== onyx ==
// topmodule
module topmodule( input clk,
input rst,
output [3:0] anode,
output [7:0] cathode,
input B1, B2, B3, B4,
input [4:0] operation);
wire refreshclock;
wire refreshtick;
wire [1:0] refreshcounter;
wire [3:0] digit1;
wire [3:0] digit2;
wire [3:0] digit3;
wire [3:0] digit4;
wire [7:0] digit1disp;
wire [7:0] digit2disp;
wire [7:0] digit3disp;
wire [7:0] digit4disp;
wire dot;
wire [3:0] final1, final2, final3, final4; 
wire [13:0] result;     
wire negative_sign;                
clockDivider refreshclockGenerator( .clk(clk),.clk_out(refreshclock),.tick(refreshtick),.rst(rst));
refreshCounter counter(.clk(clk),.rst(rst),.en(refreshtick),.refreshcounter(refreshcounter));
anodeControl anodeControl(.refreshcounter(refreshcounter),.anode(anode));
increment case1(.clk(clk), .en(refreshtick), .rst(rst),.button(B1),.in(digit1));
increment case2(.clk(clk), .en(refreshtick), .rst(rst),.button(B2),.in(digit2));
increment case3(.clk(clk), .en(refreshtick), .rst(rst),.button(B3),.in(digit3));
increment case4(.clk(clk), .en(refreshtick), .rst(rst),.button(B4),.in(digit4));
operations operate(.clk(clk), .en(refreshtick),.operation(operation), .reset(rst), .dig1(digit1), .dig2(digit2), .dig3(digit3),.dig4(digit4), .result(result), .negative_sign(negative_sign),.dot(dot));
seperate_results seperate(.clk(clk), .en(refreshtick), .result(result), .final1(final1), .final2(final2), .final3(final3), .final4(final4));
seven_seg display1(.clk(clk), .en(refreshtick),.in(final1),.dot(1'b1),.rst(rst),.out(digit1disp));
seven_seg display2(.clk(clk), .en(refreshtick),.in(final2),.dot(1'b1),.rst(rst),.out(digit2disp));
seven_seg display3(.clk(clk), .en(refreshtick),.in(final3),.dot(dot),.rst(rst),.out(digit3disp));
seven_seg display4(.clk(clk), .en(refreshtick),.in((negative_sign) ? 4'b1010 : final4),.dot(1'b1),.rst(rst),.out(digit4disp)); 
BCDcontrol control(.digit1(digit1disp), .digit2(digit2disp),.digit3(digit3disp), .digit4(digit4disp),.refreshcounter(refreshcounter),.outDigit(cathode));
endmodule
Size in the first run: about 140 flip-flops.
==> flow/config.mk <==
export PLATFORM = sky130hd
export DESIGN_NAME = topmodule
export DESIGN_NICKNAME = topmodule
export VERILOG_FILES = /design/flow/design.v
export SDC_FILE = /design/flow/constraint.sdc
export NUM_CORES = 4
export LEC_CHECK = 0
export ABC_AREA = 1
export CAP_MARGIN = 20
export CORE_MARGIN = 2
export CORE_UTILIZATION = 70
export MAX_ROUTING_LAYER = met4
export PLACE_DENSITY = 0.65
export SLEW_MARGIN = 20
==> flow/constraint.sdc <==
create_clock -name core_clock -period 20.0 [get_ports {clk}]
set_input_delay 4.0000 -clock core_clock [delete_from_list [all_inputs] [get_ports {clk}]]
set_output_delay 4.0000 -clock core_clock [all_outputs]
set_load 0.01 [all_outputs]
run.sh (not shown) runs the stock make flow with config.mk's settings and CLKGATE_MAP_FILE=.
Status(onyx) = ERROR, stage = 5_1_grt
Edits applied to the flow inputs when going from onyx to amber:
- PLACE_DENSITY: 0.65 -> unset
- MAX_ROUTING_LAYER: met4 -> unset
- ABC_AREA: 1 -> unset
- CORE_UTILIZATION: 70 -> 40
- the clock period (ns, I/O delays scaled along): 20.0 -> 32.0
Results
Every run in onyx and amber closed cleanly, with the single exception of onyx. Status(onyx) = ERROR, stage = 5_1_grt. Diff onyx -> amber: die area went up; number of cells after detailed placement went down; height of the die went up; post-placement cell area went down; cts-stage hold buffer count did not really move. Of onyx and amber, amber shows the higher worst setup timing slack at the placement stage, with onyx below it. The final reports for amber and onyx show instance count of the mapped netlist lower in the former.
The inputs of maple differ from those of amber as listed below.
- CTS_CLUSTER_DIAMETER newly set to 370
- CAP_MARGIN changed from 20 to 5
- ABC_AREA newly set to 1
- SETUP_SLACK_MARGIN newly set to 1.34
- PLACE_DENSITY_LB_ADDON newly set to 0.2
- CTS_CLUSTER_SIZE newly set to 70
==> results <==
Wire length on met2, amber and maple: larger value in amber. The run showing the smaller peak ir drop on the vdd network is amber. maple vs amber — multi-input combinational cell count climbed by a little under 10%.

Starting RTL as in the previous note.
// topmodule
module topmodule( input clk,
input rst,
output [3:0] anode,
output [7:0] cathode,
input B1, B2, B3, B4,
input [4:0] operation);
==> flow/config.mk <==
export PLATFORM = sky130hd
export DESIGN_NAME = topmodule
export DESIGN_NICKNAME = topmodule
export VERILOG_FILES = /design/flow/design.v
export SDC_FILE = /design/flow/constraint.sdc
export NUM_CORES = 4
export LEC_CHECK = 0
export ABC_AREA = 1
export CAP_MARGIN = 20
export CORE_MARGIN = 2
export CORE_UTILIZATION = 70
export PLACE_DENSITY = 0.65
export SETUP_SLACK_MARGIN = -1.38
export SLEW_MARGIN = 20
==> flow/constraint.sdc <==
create_clock -name core_clock -period 20.0 [get_ports {clk}]
set_input_delay 4.0000 -clock core_clock [delete_from_list [all_inputs] [get_ports {clk}]]
set_output_delay 4.0000 -clock core_clock [all_outputs]
set_load 0.01 [all_outputs]
The first run ended with an error in 5_1_grt, error ODB-0269.
Change:
Settings changed: CORE_UTILIZATION 70 to 65, PLACE_DENSITY 0.65 to unset, SETUP_SLACK_MARGIN -1.38 to -0.5.
Clock period 20.0 ns to 21.6 ns, I/O delays scaled along.
This time the run finished but fails on negative setup slack.
Die area rose by 7.5%.
Synthesized area stays the same.
Synthesized cell count does not change.
Change:
Settings changed: CORE_UTILIZATION 65 to 72, PLACE_DENSITY_LB_ADDON set to 0.15, SETUP_SLACK_MARGIN -0.5 to unset.
Clock period 21.6 ns to 19.1 ns, I/O delays scaled along.
The new run ended with an error in 5_1_grt with GRT-0232.
Die size came out lower by 9.5%.
Synthesized cell count stays the same.
Synthesized area stays the same.
Change:
Settings changed: ABC_AREA 1 to unset, CORE_UTILIZATION 72 to 40, PLACE_DENSITY_LB_ADDON 0.15 to unset.
Clock period 19.1 ns to 30.0 ns, I/O delays scaled along.
Effect: The changed run finished with timing, DRC and antenna clean. Synthesized cell count fell by about a fifth. Synthesized area rose slightly. Die size rose by well over a third.

== v47 ==
Starting RTL as in the previous note.
==> flow/design.v (excerpt) <==
module topmodule( input clk,
input rst,
output [3:0] anode,
output [7:0] cathode,
input B1, B2, B3, B4,
input [4:0] operation);
Settings: LEC_CHECK=0, ABC_AREA=1, CAP_MARGIN=20, CELL_PAD_IN_SITES_DETAIL_PLACEMENT=0, CELL_PAD_IN_SITES_GLOBAL_PLACEMENT=0, CORE_ASPECT_RATIO=0.67, CORE_MARGIN=2, CORE_UTILIZATION=59, MAX_ROUTING_LAYER=met5, MIN_ROUTING_LAYER=met1, PLACE_DENSITY=0.42, SETUP_SLACK_MARGIN=-0.17, SLEW_MARGIN=30; clock period 20.8 ns.
The flow for v47 finished, though final verification flagged setup timing.
What v27 does differently from v47 at the input level:
- a change of SETUP_SLACK_MARGIN from -0.17 to 5.0
- a change of CELL_PAD_IN_SITES_GLOBAL_PLACEMENT from 0 to 3
- a change of CORE_UTILIZATION from 59 to 32
- a change of CELL_PAD_IN_SITES_DETAIL_PLACEMENT from 0 to 2
- a change of the clock period (ns, I/O delays scaled along) from 20.8 to 23.5
[summary]
- v27 ran in full, but the layout does not pass; the checks complain about setup timing.
- In v27, post-route non-filler standard cell count is higher than in v47.
- Internal power consumption down 12% in v27 wrt v47
- Measured against each other, v27 and v47 differ in HPWL after detailed placement, the lower figure coming from v47.
- From v47 to v27 the numbers moved as follows: overall power consumption went down; clock skew +0.0048 ns; worst hold slack across all endpoints lost 0.0074 ns.
What v19 does differently from v27 at the input level:
- MIN_ROUTING_LAYER: met1 -> met2
- CELL_PAD_IN_SITES_DETAIL_PLACEMENT: 2 -> 0
- CORE_UTILIZATION: 32 -> 18
- CELL_PAD_IN_SITES_GLOBAL_PLACEMENT: 3 -> 0
Results
- v19 completed; timing, DRC and antenna clean
- The insertion delay to the later sink of the worst-skew pair was comparable across v27 and v19.
- Diff v27 -> v19: relative slew slack went up by 24 points; share of the clock period used by the worst path decreased by 18 points relative to the old numbers; number of different library cells in the post-synthesis netlist stayed essentially flat; total power barely changed; final cell area excluding filler cells has decreased.
- operate.num1[6]$_SDFFCE_PP0P_ as the start point of the critical path was reported by v27, and operate.num1[1]$_SDFFCE_PP0P_ by v19.
- Total length of routed wires (v19 over v27): decrease, 48000 um
- v27 → v19: critical path depth went up, met1 track utilization from global routing went down, clock-buffer cell count went down.
For v17, these inputs were changed with respect to v19:
- MIN_ROUTING_LAYER: met2 -> unset
- CORE_UTILIZATION: 18 -> 70
- SLEW_MARGIN: 30 -> 20
- PLACE_DENSITY: 0.42 -> unset
- CELL_PAD_IN_SITES_DETAIL_PLACEMENT: 0 -> unset
- CELL_PAD_IN_SITES_GLOBAL_PLACEMENT: 0 -> unset
- CORE_ASPECT_RATIO: 0.67 -> unset
- MAX_ROUTING_LAYER: met5 -> unset
- SETUP_SLACK_MARGIN: 5.0 -> unset
- the clock period (ns, I/O delays scaled along): 23.5 -> 40.4
==> results <==
- Busiest layer in global routing: met3 -> v19, met2 -> v17
- Global router's overall resource usage, v17 and v19: smaller value in v19
- v17 vs v19: routed length on met1 up
- Between v17 and v19, the difference in number of endpoints failing setup at the final stage is negligible.

Starting RTL as in the previous note.
Settings: LEC_CHECK=0, CAP_MARGIN=20, CELL_PAD_IN_SITES_DETAIL_PLACEMENT=2, CELL_PAD_IN_SITES_GLOBAL_PLACEMENT=3, CORE_ASPECT_RATIO=0.67, CORE_MARGIN=2, CORE_UTILIZATION=18, MAX_ROUTING_LAYER=met5, MIN_ROUTING_LAYER=met2, PLACE_DENSITY=0.42, SETUP_SLACK_MARGIN=5.0, SLEW_MARGIN=30; clock period 23.5 ns.
The baseline finished but fails on negative setup slack.
Change:
ABC_AREA = 1   (was unset)
CELL_PAD_IN_SITES_DETAIL_PLACEMENT = unset   (was 2)
CELL_PAD_IN_SITES_GLOBAL_PLACEMENT = unset   (was 3)
CORE_ASPECT_RATIO = unset   (was 0.67)
CORE_UTILIZATION = 68   (was 18)
MAX_ROUTING_LAYER = unset   (was met5)
MIN_ROUTING_LAYER = unset   (was met2)
PLACE_DENSITY = unset   (was 0.42)
SETUP_SLACK_MARGIN = unset   (was 5.0)
SLEW_MARGIN = 20   (was 30)
clock period = 23.7 ns   (was 23.5 ns; I/O delays follow)
Outcome:
- The changed run produced a clean layout
- core utilization is higher by 53 points
- wire length drops by 44%
- critical path depth grows by 29
- maximum frequency rises by 14%
- flip-flop count is unchanged
- clock-buffer cell count drops by 2
- first-iteration DRC count decreases by 47%
- design area shrinks by about 14%
- die size goes down by 73%
- synthesized cell count increases by about 19%

## run A
topmodule again, from the RTL that the note above started with.
Settings: LEC_CHECK=0, ABC_AREA=0, CAP_MARGIN=5, CORE_MARGIN=2, CORE_UTILIZATION=40, CTS_CLUSTER_DIAMETER=370, CTS_CLUSTER_SIZE=98, PLACE_DENSITY_LB_ADDON=0.2, SETUP_SLACK_MARGIN=1.34, SLEW_MARGIN=20, TNS_END_PERCENT=5; clock period 32.0 ns.
Run A: done, clean on timing, DRC and antenna
Relative to run A, the following input files were edited for run B:
Settings: CORE_UTILIZATION changed from 40 to 25; SETUP_SLACK_MARGIN changed from 1.34 to -0.05; CELL_PAD_IN_SITES_DETAIL_PLACEMENT newly set to 1; PLACE_DENSITY_LB_ADDON changed from 0.2 to 0.25; MIN_ROUTING_LAYER newly set to met1; MAX_ROUTING_LAYER newly set to met5; CORE_MARGIN changed from 2 to 4; CTS_CLUSTER_SIZE removed (was 98); CAP_MARGIN changed from 5 to 20; TNS_END_PERCENT changed from 5 to 30; CTS_CLUSTER_DIAMETER removed (was 370); ABC_AREA removed (was 0).
## What came out
Average detailed-routed wire length per instance is higher on run A. Changes observed in run B relative to run A: data required time at the worst endpoint up 0.04 ns; cell area +2.4%; detailed-route via count went down by 161. Against run A, total design power in run B came out worse. Start point of the critical path = operate.num1[6]$_SDFFCE_PP0P_: run A; start point of the critical path = operate.num1[0]$_SDFFCE_PP0P_: run B. Run B finished end to end and its layout was clean on timing, DRC and antenna. Share of total power in the clock network on run B is up relative to run A. Overall routing resource usage, run B and run A: larger value in run A.
[inputs] run C vs run B
Settings: MIN_ROUTING_LAYER removed (was met1); MAX_ROUTING_LAYER removed (was met5); CORE_MARGIN changed from 4 to 2; CELL_PAD_IN_SITES_DETAIL_PLACEMENT removed (was 1); TNS_END_PERCENT removed (was 30); SETUP_SLACK_MARGIN removed (was -0.05); CORE_UTILIZATION changed from 25 to 59; PLACE_DENSITY_LB_ADDON removed (was 0.25); the clock period (ns, I/O delays scaled along) changed from 32.0 to 13.6.
Findings:
Run C -> stages 100% | layout checks FAIL | negative setup slack. | sequential share of layout area | higher: run B |. Higher number of signal-net buffers in the layout among run C and run B: run C. Per the comparison of run C with run B, part of the total power dissipated in the clock network shows a reduction of 3.9 points, via count rose 1952.
--- input diff run C..run D ---
Settings: putting SETUP_SLACK_MARGIN at 3.94 where nothing was set; swapping 59 for 72 in CORE_UTILIZATION; putting CTS_CLUSTER_SIZE at 25 where nothing was set.
--- outcome ---
- What ended run D was a tool error in 5_1_grt; the run never finished.
- Number of nets in the synthesized netlist: run C vs run D identical
- Reported for run C and run D, fraction of synthesis flops using an asynchronous set or reset pin turned out identical to the last digit.
- In the tables for run C and run D, x dimension of the die reads higher with run C.
- Looking at run C and run D, the post-synthesis average cell area is a wash.
- The number of clock sinks on run C is in line with that on run D.
- As of run D, routability congestion estimate had risen by a few percent compared to run C.
- Cmp run C and run D / core outline area / higher: run C
- Sequential-to-total area share from yosys stat came out exactly the same in run C and run D.
- Going from run C to run D, die outline area shrank by more than 10%.

Starting RTL as in the previous note.
Settings: LEC_CHECK=0, ABC_AREA=1, CAP_MARGIN=40, CELL_PAD_IN_SITES_GLOBAL_PLACEMENT=2, CORE_ASPECT_RATIO=0.5, CORE_MARGIN=2, CORE_UTILIZATION=40, CTS_CLUSTER_DIAMETER=165, CTS_CLUSTER_SIZE=92, PLACE_DENSITY_LB_ADDON=0.2, SETUP_SLACK_MARGIN=1.34, SLEW_MARGIN=20, TNS_END_PERCENT=25; clock period 32.0 ns.
Next try:
ABC_AREA = default   (was 1)
CAP_MARGIN = 20   (was 40)
CORE_ASPECT_RATIO = default   (was 0.5)
CTS_CLUSTER_DIAMETER = default   (was 165)
CTS_CLUSTER_SIZE = 13   (was 92)
PLACE_DENSITY_LB_ADDON = default   (was 0.2)
SETUP_SLACK_MARGIN = default   (was 1.34)
SLEW_MARGIN = 15   (was 20)
TNS_END_PERCENT = 75   (was 25)
After rerunning:
- The changed run finished clean
- final area is higher by 1.1%
- sequential share of layout area went down by 0.19 points
- clock-buffer cell count increases by 3
- routed wire length rises by 13%
- global-route usage grows by 1.7 points
- sequential power barely changes
- die area went up by 0.90%
- non-clock buffer count goes up by 22
- utilization climbs by 0.24 points
Next try:
ABC_AREA = 1   (was default)
SLEW_MARGIN = 20   (was 15)
What happened:
- non-clock buffer count fell by 22
- wire length fell by 12%
- global-route usage fell by 1.7 points
- clock power fell by about 5%
- design area fell by 1.1%
- clock-buffer cell count fell by 1
- via count rose by 0.51%
- die size fell by 1.1%
- maximum frequency rose by 7.3%
Next try:
ABC_AREA = default   (was 1)
CELL_PAD_IN_SITES_DETAIL_PLACEMENT = 1   (was default)
CELL_PAD_IN_SITES_GLOBAL_PLACEMENT = default   (was 2)
CORE_MARGIN = 4   (was 2)
CTS_CLUSTER_SIZE = default   (was 13)
MAX_ROUTING_LAYER = met4   (was default)
MIN_ROUTING_LAYER = met1   (was default)
PLACE_DENSITY_LB_ADDON = 0.09   (was default)
SETUP_SLACK_MARGIN = -0.05   (was default)
TNS_END_PERCENT = 30   (was 75)
After rerunning:
- setup slack got worse by 1900 ps
- utilization stays flat
- cell area increases by 0.83%
- sequential share of layout area decreases by 0.15 points
- synthesized area increases by 1.1%
- cell count decreases by 14%
- global-route usage increases by 3.0 points
Power figures rest on the tool's default switching activity, not on a simulated workload.
